== run 1 ==
Design hopselection, start of the top module:
module hopselection(
clk_6M, rstz, p_033us,
regi_isMaster,
ps_pagerespTO,
fk_page,
scancase,
m_half_tslot_p,
connsnewslave, connsnewmaster,
txbit_period, rxbit_period,
fkset_p,   
psackfhs, pagetxfhs, pagetmp, pagerxackfhs ,
corre_threshold,
psrxfhs_succ_p,
psrxfhs,
pstxid,
m_tslot_p, ms_tslot_p,
ps_N_incr_p,
pageAB_2Npage_count, 
Atrain,
regi_interlace_offset, regi_page_k_nudge,
regi_AFH_mode,
regi_AFH_N, regi_AFH_channel_map,
ps, gips, is, giis, page, inquiry, mpr, spr, ir, conns,
prs_clock_frozen, prm_clock_frozen,
CLK, CLKE, CLKN, BD_ADDR,
counter_isFHS,
fk,
fk_chg_p, fk_chg_p_ff,
fk_pstxid
);
For scale: ~2,000 cells after synthesis, roughly 170 flip-flops, about 0.018 sq mm of cells after synthesis.
Settings: LEC_CHECK=0, CAP_MARGIN=20, CORE_MARGIN=2, CORE_UTILIZATION=68, CTS_CLUSTER_DIAMETER=232, CTS_CLUSTER_SIZE=37, MAX_ROUTING_LAYER=met4, SLEW_MARGIN=20; clock period 15.1 ns.
run.sh (not shown) runs the stock make flow with config.mk's settings and CLKGATE_MAP_FILE=.
What the final checks of run 1 revealed, after a flow that finished every stage, was a layout that fails on setup timing.
The following lists how run 2 was set up differently from run 1:
diff --git a/flow/config.mk b/flow/config.mk
--- a/flow/config.mk
+++ b/flow/config.mk
@@ -8,7 +8,5 @@
 export CAP_MARGIN = 20
 export CORE_MARGIN = 2
-export CORE_UTILIZATION = 68
-export CTS_CLUSTER_DIAMETER = 232
-export CTS_CLUSTER_SIZE = 37
-export MAX_ROUTING_LAYER = met4
+export CORE_UTILIZATION = 12
+export PLACE_DENSITY = 0.6
 export SLEW_MARGIN = 20
==> flow/constraint.sdc <==
create_clock -name core_clock -period 30.4 [get_ports {clk_6M}]
set_input_delay 6.0800 -clock core_clock [delete_from_list [all_inputs] [get_ports {clk_6M}]]
set_output_delay 6.0800 -clock core_clock [all_outputs]
set_load 0.01 [all_outputs]
==> results <==
Run 2: flow completed, timing, DRC and antenna clean
Compared run 2 vs run 1, and number of non-clock buffers in the layout is down in run 2.
Number of gates resized after CTS ends up higher on run 1.
Summary of the comparison: leakage dissipation is lower in run 2, relative to run 1.
Against run 1, run 2 reports a die area that is higher.
[compare] base=run 1 new=run 2: arrival time of data at the critical path endpoint went up by 4760 ps, share of total power in combinational logic went down by 6.4 points, total antenna diodes in the routed design went down by 8.
For run 3, these inputs were changed with respect to run 2:
diff --git a/flow/config.mk b/flow/config.mk
--- a/flow/config.mk
+++ b/flow/config.mk
@@ -8,5 +8,8 @@
 export CAP_MARGIN = 20
 export CORE_MARGIN = 2
-export CORE_UTILIZATION = 12
+export CORE_UTILIZATION = 66
+export CTS_CLUSTER_DIAMETER = 238
+export MAX_ROUTING_LAYER = met4
 export PLACE_DENSITY = 0.6
 export SLEW_MARGIN = 20
+export TNS_END_PERCENT = 5
==> flow/constraint.sdc <==
create_clock -name core_clock -period 16.2 [get_ports {clk_6M}]
set_input_delay 3.2400 -clock core_clock [delete_from_list [all_inputs] [get_ports {clk_6M}]]
set_output_delay 3.2400 -clock core_clock [all_outputs]
set_load 0.01 [all_outputs]
## What came out
- Half-perimeter wire length after detailed placement sits lower in run 3 than in run 2.
- Comparing run 2 and run 3, the higher post-synthesis to final-layout area growth is on run 3.
- As of run 3, final-stage net count had risen by a little under 10% compared to run 2.
- Run 2 has a lower via count than run 3.
- [compare] base=run 2 new=run 3: clock skew increased 6.0 ps; via density per instance rose 72%.
- Instance area after placement (run 3 over run 2): decrease, 3.3%
- Of run 2 and run 3, just one finished clean: run 2.
- Ran to the end and failed final checks on setup timing: run 3.
- Compared with run 2, run 3 shows logic depth of the worst path, buffers included higher by 1.
- Sort run 2 and run 3 by die height desc -> top: run 2
- Cell count after placement (run 3 over run 2): decrease, 35%
- Run 2 vs run 3, termination of the worst setup path: fk[1] vs fk[5]
--- input diff run 3..run 4 ---
diff --git a/flow/config.mk b/flow/config.mk
--- a/flow/config.mk
+++ b/flow/config.mk
@@ -9,7 +9,4 @@
 export CORE_MARGIN = 2
 export CORE_UTILIZATION = 66
-export CTS_CLUSTER_DIAMETER = 238
-export MAX_ROUTING_LAYER = met4
-export PLACE_DENSITY = 0.6
+export CTS_CLUSTER_DIAMETER = 232
 export SLEW_MARGIN = 20
-export TNS_END_PERCENT = 5
==> flow/constraint.sdc <==
create_clock -name core_clock -period 15.1 [get_ports {clk_6M}]
set_input_delay 3.0200 -clock core_clock [delete_from_list [all_inputs] [get_ports {clk_6M}]]
set_output_delay 3.0200 -clock core_clock [all_outputs]
set_load 0.01 [all_outputs]
## What came out
STATUS run=run 4 STAGES=ALL_DONE FINAL_CHECKS=FAILED CAUSE=setup timing. Note that the count of plain and timing-repair buffers recorded for run 3 amounts to 0.872 times the value seen in run 4. Relative to run 3, setup slack of the most critical reg-to-reg path decreased by 1240 ps in run 4. A launch point of the worst path of CLKE[13] is what run 4 shows, while CLKE[0] belongs to run 3. Relative to run 3, the routed wire length measured on run 4 has increased by more than 10%. For the final cycle utilization of the critical path, run 4 came in 7.3 points higher than run 3 did. Summary of run 4 over run 3: global-route usage shows an increase of 0.93 points, number of cells traversed by the worst register-to-register path rose by 5, via count higher, post-route worst setup slack lost 1020 ps. Wire length of the first global-routing pass in run 4 is about 5% higher than in run 3.

== build 87 ==
Starting RTL as in the previous note.
==> flow/config.mk <==
export PLATFORM = sky130hd
export DESIGN_NAME = hopselection
export DESIGN_NICKNAME = hopselection
export VERILOG_FILES = /design/flow/design.v
export SDC_FILE = /design/flow/constraint.sdc
export NUM_CORES = 4
export LEC_CHECK = 0
export ABC_AREA = 1
export CAP_MARGIN = 20
export CORE_MARGIN = 2
export CORE_UTILIZATION = 72
export CTS_CLUSTER_DIAMETER = 226
export HOLD_SLACK_MARGIN = 0.28
export SETUP_SLACK_MARGIN = 3.75
export SLEW_MARGIN = 20
==> flow/constraint.sdc <==
create_clock -name core_clock -period 12.8 [get_ports {clk_6M}]
set_input_delay 2.5600 -clock core_clock [delete_from_list [all_inputs] [get_ports {clk_6M}]]
set_output_delay 2.5600 -clock core_clock [all_outputs]
set_load 0.01 [all_outputs]
Build 87 did not run to completion, as it errored out during clock tree synthesis.
Setup changes, build 87 to build 67
Settings: CTS_CLUSTER_DIAMETER: 226 -> 142; SETUP_SLACK_MARGIN: 3.75 -> unset; PLACE_DENSITY: unset -> 0.6; CTS_CLUSTER_SIZE: unset -> 99; HOLD_SLACK_MARGIN: 0.28 -> unset; the clock period (ns, I/O delays scaled along): 12.8 -> 21.1.
--- outcome ---
Build 67 finished every step from synthesis to the final layout, and the layout passed the timing, DRC and antenna checks. Net count entering floorplan of build 67 is on par with build 87. Share of flip-flops with an asynchronous set or reset: build 67 vs build 87 identical. Post-synthesis instance area: build 87 vs build 67 identical.
Here is what was changed in the inputs of build 15 compared with build 67.
Settings: ABC_AREA no longer set, was 1; CTS_CLUSTER_SIZE no longer set, was 99; CORE_UTILIZATION now 40, was 72; CTS_CLUSTER_DIAMETER no longer set, was 142; the clock period (ns, I/O delays scaled along) now 23.1, was 21.1.
Having completed the whole flow, build 15 delivered a layout that passed the timing, DRC and antenna checks.
From build 67 to build 15 the numbers moved as follows: relative area change from synthesis to final layout climbed 1.5 points; amount of wire on met3 after detailed routing dropped 2700 µm.
Build 67 vs build 15, uppermost metal layer occupied by signal nets: met4 vs met5
In build 15, the vertical die dimension came out 55 µm above the value in build 67.
Reported for build 15 and build 67, number of buffers added by the clock tree synthesis step turned out identical to the last digit.
Build 15 against build 67: all-layer global routing usage moved down; final wirelength moved down; design area moved up; area share of and/or/nand/nor cells after synthesis moved down; number of logic stages on the critical path including buffering moved down.
Looking at origin of the worst setup path, the CLKN[0] result is from build 67; the CLKN[7] one comes from build 15.
[build 15 vs build 67] combinational share of power: higher in build 15
The following lists how build 45 was set up differently from build 15:
Settings: CTS_CLUSTER_DIAMETER: unset -> 260; ABC_AREA: unset -> 1; CTS_CLUSTER_SIZE: unset -> 98; CORE_UTILIZATION: 40 -> 57; the clock period (ns, I/O delays scaled along): 23.1 -> 12.9.
--- outcome ---
- Build 45 completed end to end; final checks failed (negative setup slack).
- Delta (build 45 minus build 15): data arrival time of the worst path fell 5.73 ns; area of the mapped netlist decreased by 1.8% relative to the old numbers; post-synthesis cell count went up.
- Measured against build 45, the internal cell power of build 15 comes out at 0.43 times the reference value.
- The run showing the smaller relative slew slack is build 45.
Relative to build 45, the following input files were edited for build 30:
Settings: clearing ABC_AREA, which used to be 1; swapping 57 for 69 in CORE_UTILIZATION; clearing PLACE_DENSITY, which used to be 0.6; swapping 98 for 14 in CTS_CLUSTER_SIZE; clearing CTS_CLUSTER_DIAMETER, which used to be 260; swapping 12.9 for 13.9 in the clock period (ns, I/O delays scaled along).
## What came out
The flow ended early for build 30: it failed with a tool error in global routing. Taking build 30 as 1.0, build 45 lands at 1.18 on core outline area. The multiplexer share of the synthesized area reported for build 30 is greater than that of build 45 by 14 points. Looking at area fraction in and, or, nand and nor cells across build 30 and build 45, the one that comes out higher is build 45.
For build 14, these inputs were changed with respect to build 30:
Settings: clearing CTS_CLUSTER_SIZE, which used to be 14; putting PLACE_DENSITY at 0.6 where nothing was set; swapping 69 for 43 in CORE_UTILIZATION; swapping 13.9 for 23.1 in the clock period (ns, I/O delays scaled along).
==> comparison <==
Build 14 reached the final stage; the timing, DRC and antenna checks on its layout passed.
Synthesized netlist cell count: build 30 vs build 14 identical
Comparing build 14 and build 30, the higher number of buffers added for setup after CTS was measured on build 30.
Taking build 30 as the reference, in build 14 routability congestion estimate from global placement fell by 5.3%, post-detailed-placement cell area dropped 9.0%, die size now sits higher.
Per the comparison of build 14 with build 30, buffer levels on the longest clock path now sits at about the same level; maximum level of the CTS H-tree now sits at about the same level.

Starting RTL as in the previous note.
// hopselection
module hopselection(
clk_6M, rstz, p_033us,
regi_isMaster,
ps_pagerespTO,
fk_page,
scancase,
m_half_tslot_p,
connsnewslave, connsnewmaster,
txbit_period, rxbit_period,
fkset_p,   
psackfhs, pagetxfhs, pagetmp, pagerxackfhs ,
corre_threshold,
psrxfhs_succ_p,
psrxfhs,
pstxid,
m_tslot_p, ms_tslot_p,
ps_N_incr_p,
pageAB_2Npage_count, 
Atrain,
regi_interlace_offset, regi_page_k_nudge,
regi_AFH_mode,
regi_AFH_N, regi_AFH_channel_map,
ps, gips, is, giis, page, inquiry, mpr, spr, ir, conns,
prs_clock_frozen, prm_clock_frozen,
CLK, CLKE, CLKN, BD_ADDR,
counter_isFHS,
fk,
fk_chg_p, fk_chg_p_ff,
fk_pstxid
);
input clk_6M, rstz, p_033us;
input regi_isMaster;
input ps_pagerespTO;
input fk_page;
input scancase;
input m_half_tslot_p;
input connsnewslave, connsnewmaster;
input txbit_period, rxbit_period;
input fkset_p;   
input psackfhs, pagetxfhs, pagetmp, pagerxackfhs ;
input corre_threshold;
  ...
clock: 13.9 ns
lec_check: 0
cap_margin: 5
core_margin: 2
core_utilization: 72
cts_cluster_diameter: 362
cts_cluster_size: 14
place_density: 0.65
setup_slack_margin: 3.71
slew_margin: 20
The starting point did not get past 5_1_grt on GRT-0116.
Then changed:
CAP_MARGIN = 10   (was 5)
CTS_CLUSTER_DIAMETER = default   (was 362)
CTS_CLUSTER_SIZE = 52   (was 14)
PLACE_DENSITY = 0.6   (was 0.65)
SETUP_SLACK_MARGIN = 3.84   (was 3.71)
clock period = 13.6 ns   (was 13.9 ns; I/O delays follow)
The new run aborted during 4_1_cts.
Die area is unchanged.
Synthesized cell count stays the same.
Synthesized area stays the same.
Then changed:
ABC_AREA = 1   (was default)
CAP_MARGIN = 15   (was 10)
CTS_CLUSTER_DIAMETER = 142   (was default)
CTS_CLUSTER_SIZE = 99   (was 52)
SETUP_SLACK_MARGIN = 1.15   (was 3.84)
clock period = 21.1 ns   (was 13.6 ns; I/O delays follow)
Effect:
- This time the run finished with timing, DRC and antenna clean
- area after synthesis drops by 1.8%
- synthesized cell count climbs by 28%
- die area drops by 1.8%

Setup of build 97:
Starting RTL as in the previous note.
clock: 15.4 ns
lec_check: 0
abc_area: 1
cap_margin: 20
core_margin: 2
core_utilization: 70
cts_cluster_diameter: 234
cts_cluster_size: 72
hold_slack_margin: 0.29
max_routing_layer: met4
place_density: 0.65
setup_slack_margin: 4.01
slew_margin: 20
tns_end_percent: 5
Stage in which a tool error killed build 97: 5_1_grt.
#### Input delta (build 60 over build 97)
- PLACE_DENSITY: 0.65 -> 0.6
- CORE_UTILIZATION: 70 -> 65
- HOLD_SLACK_MARGIN: 0.29 -> unset
- SETUP_SLACK_MARGIN: 4.01 -> unset
- CTS_CLUSTER_SIZE: 72 -> unset
- ABC_AREA: 1 -> unset
- the clock period (ns, I/O delays scaled along): 15.4 -> 16.3
## What came out
From the logs: build 60 reached the end of the flow and failed the layout checks with negative setup slack.
Between build 97 and build 60, register share after synthesis decreased.
Aoi/oai-family share of the synthesized area on build 60 is up relative to build 97.
Count of different cell masters after synthesis went up by more than half going from build 97 to build 60.
Compare build 60 and build 97 | synthesized area lower: build 97
Delta (build 60 minus build 97): post-cts gate resize count up 31; number of buffers added to fix hold violations after cts flat; synthesized chip area reported by yosys up about 1.9%; chip footprint up about 9%.
The run showing the smaller standard cell core area is build 97.
Build 60 — horizontal die dimension 4.6% higher, build 97 as reference
Looking at area share of xor/xnor cells in the synthesized design, build 60 sits above build 97.
Setup changes, build 60 to build 22
- CORE_UTILIZATION changed from 65 to 72
- PLACE_DENSITY changed from 0.6 to 0.66
- CTS_CLUSTER_DIAMETER changed from 234 to 238
- the clock period (ns, I/O delays scaled along) changed from 16.3 to 16.2
==> results <==
Seen in the log of build 22: GRT-0232 during 5_1_grt, after which the run never completed. Comparing build 60 with build 22, the worst-case clock buffer depth came out essentially unchanged. Going from build 60 to build 22, area reported by Yosys stat roughly the same; post-place setup slack higher; cell row count lower; synthesized-area fraction occupied by xor and xnor cells roughly the same. Build 22 vs. build 60: share of the core filled by cells before placement shows an increase of 7.1 points, total placed instance area shows a reduction of 240 um2. The number of cells after detailed placement in build 22 sits 51 below the value recorded for build 60. Estimated wirelength of the detail-placed design: build 22 and build 60 compared, lower one is build 60. [compare] base=build 60 new=build 22: adder-cell area share of the yosys netlist neither gained nor lost much, area of the die lost about 9%.
Changes in build 9 relative to build 22:
- swapping 72 for 70 in CORE_UTILIZATION
- swapping 238 for 234 in CTS_CLUSTER_DIAMETER
- putting CTS_CLUSTER_SIZE at 36 where nothing was set
- swapping 0.66 for 0.65 in PLACE_DENSITY
- swapping 16.2 for 16.3 in the clock period (ns, I/O delays scaled along)
### Flow results
Build 22 did not make it past 5_1_grt, where a tool error ended it. The final report for build 9 shows a completed flow and a layout that fails verification, specifically negative setup slack. Build 9 against build 22: synthesized chip area reported by yosys comparable; total die size shows an increase of about 2.8%; area of placed instances increased by 0.44% relative to the old numbers; number of standard cells after synthesis roughly the same. Routability-driven placement congestion ratio: build 9 vs build 22 down 0.027. In the tables for build 22 and build 9, number of post-CTS setup repair buffers reads higher with build 22. The die height of build 9 is higher than that of build 22.
Modified inputs, build 80 compared to build 9
- a deleted MAX_ROUTING_LAYER that had been met4
- a deleted PLACE_DENSITY that had been 0.65
- a change of CTS_CLUSTER_DIAMETER from 234 to 362
- a change of CTS_CLUSTER_SIZE from 36 to 14
- a deleted TNS_END_PERCENT that had been 5
- an added SETUP_SLACK_MARGIN of 3.71
- a change of the clock period (ns, I/O delays scaled along) from 16.3 to 13.9
--- outcome ---
Of build 9 and build 80, only build 80 never reached the final stage.
Complete run, failing final checks: build 9, reason negative setup slack.
Build 80: it failed during 5_1_grt, and the tool reported GRT-0116.
In the reports for build 9 and build 80, the larger buffers inserted during post-CTS setup optimization belongs to build 80.
Build 80 ends up with higher post-detailed-placement cell area than build 9 does.
Number of placed instances with taps included is lower on build 9
Delta (build 80 minus build 9): count of instances resized after the clock tree is built went down by 20%; post-DP HPWL went up by 14%; row count was more or less identical.
Pre-CTS setup slack ends up higher on build 9.
In the tables for build 9 and build 80, placer's final routability congestion estimate reads lower with build 9.
As far as synthesized-area fraction occupied by adder cells goes, build 80 and build 9 are indistinguishable; the numbers are identical.
Going from build 9 to build 80, complex-gate fraction of the synthesized area saw little to no change, cell count after synthesis saw little to no change.
Power figures rest on the tool's default switching activity, not on a simulated workload.
